==> inputs of trial 26 <==
==> flow/design.v (excerpt) <==
module pcs_10g_top #(
    parameter INIT_IDLE_DISPATCH = 1   
) (
    input  wire        clk,            
    input  wire        rst_n,          
    input  wire [63:0] xgmii_txd,      
    input  wire [7:0]  xgmii_txc,      
    output wire [63:0] xgmii_rxd,      
    output wire [7:0]  xgmii_rxc,      
    output wire [15:0] gth_txdata,     
    output wire [1:0]  gth_txheader,   
    output wire        gth_txdata_valid,
    input  wire [15:0] gth_rxdata,     
    input  wire [1:0]  gth_rxheader,   
    input  wire        gth_rxdata_valid,
    input  wire        gth_rxheader_valid,
    output wire        gth_txsequence_done,  
    input  wire        gth_rxgearboxslip,    
    output wire        block_lock,     
    output wire        hi_ber,         
    output wire        pcs_status,     
    output wire        rx_link_up,     
    output wire        tx_encode_err,  
    output wire        rx_decode_err,  
    output wire [15:0] ber_count,      
    output wire [7:0]  errored_blocks, 
    input  wire        status_read,    
    output wire        pcs_status_ll   
);
==> flow/config.mk <==
export PLATFORM = sky130hd
export DESIGN_NAME = pcs_10g_top
export DESIGN_NICKNAME = pcs_10g_top
export VERILOG_FILES = /design/flow/design.v
export SDC_FILE = /design/flow/constraint.sdc
export NUM_CORES = 4
export LEC_CHECK = 0
export CAP_MARGIN = 5
export CELL_PAD_IN_SITES_GLOBAL_PLACEMENT = 1
export CORE_ASPECT_RATIO = 0.71
export CORE_MARGIN = 10
export CORE_UTILIZATION = 70
export CTS_CLUSTER_DIAMETER = 70
export CTS_CLUSTER_SIZE = 38
export GPL_TIMING_DRIVEN = 0
export HOLD_SLACK_MARGIN = 0.27
export MAX_ROUTING_LAYER = met5
export PLACE_DENSITY_LB_ADDON = 0.11
export SLEW_MARGIN = 0
export TNS_END_PERCENT = 5
==> flow/constraint.sdc <==
create_clock -name core_clock -period 2.68 [get_ports {clk}]
set_input_delay 0.5360 -clock core_clock [delete_from_list [all_inputs] [get_ports {clk}]]
set_output_delay 0.5360 -clock core_clock [all_outputs]
set_load 0.01 [all_outputs]
run.sh (not shown) runs the stock make flow with config.mk's settings and CLKGATE_MAP_FILE=.
==> inputs of trial 15, as changes to trial 26 <==
- CAP_MARGIN: 5 -> 20
- CELL_PAD_IN_SITES_GLOBAL_PLACEMENT: 1 -> not set
- CORE_ASPECT_RATIO: 0.71 -> not set
- CORE_MARGIN: 10 -> 2
- CORE_UTILIZATION: 70 -> 59
- CTS_CLUSTER_DIAMETER: 70 -> not set
- CTS_CLUSTER_SIZE: 38 -> not set
- GPL_TIMING_DRIVEN: 0 -> not set
- HOLD_SLACK_MARGIN: 0.27 -> not set
- MAX_ROUTING_LAYER: met5 -> not set
- PLACE_DENSITY_LB_ADDON: 0.11 -> not set
- SETUP_SLACK_MARGIN: not set -> 0.69
- SLEW_MARGIN: 0 -> 20
- TNS_END_PERCENT: 5 -> not set
==> flow/constraint.sdc (replaced) <==
create_clock -name core_clock -period 3.4 [get_ports {clk}]
set_input_delay 0.6800 -clock core_clock [delete_from_list [all_inputs] [get_ports {clk}]]
set_output_delay 0.6800 -clock core_clock [all_outputs]
set_load 0.01 [all_outputs]
==> metrics.yaml <==
fp-row-count: 95
status: "complete, no violations"
die_x_um: 265
pwr-share-comb_pct: 32.3
cts_tree: "yes"
die_y_um: 265
floorplan.core_util_pct: 59.6
core_area_sq_mm: 0.0672
# the run above: trial 15

==> metrics.yaml <==
fp-row-count: 73
die_y_um: 222
firstError: "[ERROR FLW-0024] Place density exceeds 1.0 (current PLACE_DENSITY_LB_ADDON =  0.11). Please check if the value of  PLACE_DENSITY_LB_ADDON is between 0 and 0.99."
core_area_sq_mm: 0.0563
stop_stage: "global placement without I/O (3_1_place_gp_skip_io)"
status: "stopped before the end"
die_x_um: 304
floorplan.core_util_pct: 71.2
synth.top_cell.area_share_pct: 37.0
synth_adder_area_share_pct: 0.469
# the run above: trial 26


========
==> 07-26 <==
Starting RTL as in the previous note.
Design pcs_10g_top, start of the top module:
module pcs_10g_top #(
    parameter INIT_IDLE_DISPATCH = 1   
) (
    input  wire        clk,            
    input  wire        rst_n,          
    input  wire [63:0] xgmii_txd,      
    input  wire [7:0]  xgmii_txc,      
    output wire [63:0] xgmii_rxd,      
    output wire [7:0]  xgmii_rxc,      
    output wire [15:0] gth_txdata,     
    output wire [1:0]  gth_txheader,   
    output wire        gth_txdata_valid,
    input  wire [15:0] gth_rxdata,     
    input  wire [1:0]  gth_rxheader,   
    input  wire        gth_rxdata_valid,
    input  wire        gth_rxheader_valid,
    output wire        gth_txsequence_done,  
    input  wire        gth_rxgearboxslip,    
    output wire        block_lock,     
    output wire        hi_ber,         
    output wire        pcs_status,     
    output wire        rx_link_up,     
    output wire        tx_encode_err,  
    output wire        rx_decode_err,  
    output wire [15:0] ber_count,      
    output wire [7:0]  errored_blocks, 
    input  wire        status_read,    
    output wire        pcs_status_ll   
);
wire [65:0] enc_block;
wire        enc_valid;
wire        enc_error;
pcs_10g_enc_64b66b u_encoder (
    .clk            (clk),
    .rst_n          (rst_n),
    .xgmii_txd      (xgmii_txd),
    .xgmii_txc      (xgmii_txc),
    .tx_block        (enc_block),
    .tx_block_valid  (enc_valid),
    .encode_error    (enc_error)
);
assign tx_encode_err = enc_error;
wire [65:0] scr_block;
wire        scr_valid;
pcs_10g_scrambler u_scrambler (
    .clk              (clk),
    .rst_n            (rst_n),
    .tx_block_in       (enc_block),
    .tx_block_valid    (enc_valid),
    .tx_block_out      (scr_block),
    .tx_block_out_valid(scr_valid)
);
pcs_10g_tx_gearbox u_tx_gearbox (
    .clk              (clk),
  ...
Settings: LEC_CHECK=0, ABC_AREA=1, CAP_MARGIN=20, CELL_PAD_IN_SITES_GLOBAL_PLACEMENT=2, CORE_MARGIN=2, CORE_UTILIZATION=63, CTS_CLUSTER_DIAMETER=60, CTS_CLUSTER_SIZE=67, GPL_ROUTABILITY_DRIVEN=0, GPL_TIMING_DRIVEN=0, HOLD_SLACK_MARGIN=0.0, MAX_ROUTING_LAYER=met4, MIN_ROUTING_LAYER=met2, PLACE_DENSITY_LB_ADDON=0.02, SETUP_SLACK_MARGIN=0.09, SLEW_MARGIN=25, TNS_END_PERCENT=85; clock period 5.06 ns.
==> inputs of 01-09, as changes to 07-26 <==
Settings changed: ABC_AREA 1 to not set, CELL_PAD_IN_SITES_GLOBAL_PLACEMENT 2 to not set, CORE_UTILIZATION 63 to 67, CTS_CLUSTER_DIAMETER 60 to not set, CTS_CLUSTER_SIZE 67 to not set, GPL_ROUTABILITY_DRIVEN 0 to not set, GPL_TIMING_DRIVEN 0 to not set, HOLD_SLACK_MARGIN 0.0 to not set, MAX_ROUTING_LAYER met4 to not set, MIN_ROUTING_LAYER met2 to not set, PLACE_DENSITY_LB_ADDON 0.02 to not set, SETUP_SLACK_MARGIN 0.09 to -0.21, SLEW_MARGIN 25 to 20, TNS_END_PERCENT 85 to not set.
==> flow/constraint.sdc (replaced) <==
create_clock -name core_clock -period 2.3 [get_ports {clk}]
set_input_delay 0.4600 -clock core_clock [delete_from_list [all_inputs] [get_ports {clk}]]
set_output_delay 0.4600 -clock core_clock [all_outputs]
set_load 0.01 [all_outputs]
==> impl_metrics.yaml <==
# synthesis and place-and-route metrics
timing:
  setup_viol: 192
  fin_ws_ps: -293
status:
  status: "finished with violations"
  failed_checks: "setup timing"
synthesis:
  synthAoiAreaFrac: 0.202
  ys_seq_frac: 0.472
  avgSynthCellArea_um2: 9.26
floorplanning:
  fp.dieW_um: 248
  die-area_um2: 61700
(the above is from 01-09)
==> impl_metrics.yaml <==
# flow metrics
floorplanning:
  fp.dieW_um: 265
  die-area_um2: 70000
synthesis:
  ys_seq_frac: 0.441
  synth-edff-count: 0
  synthAoiAreaFrac: 0.190
status:
  status: "stopped before the end"
  haltStage: "3_1_place_gp_skip_io"
  stop_error: "[ERROR FLW-0024] Place density exceeds 1.0 (current PLACE_DENSITY_LB_ADDON =  0.02). Please check if the value of  PLACE_DENSITY_LB_ADDON is between 0 and 0.99."
(the above is from 07-26)
Power and IR drop assume default switching activity.
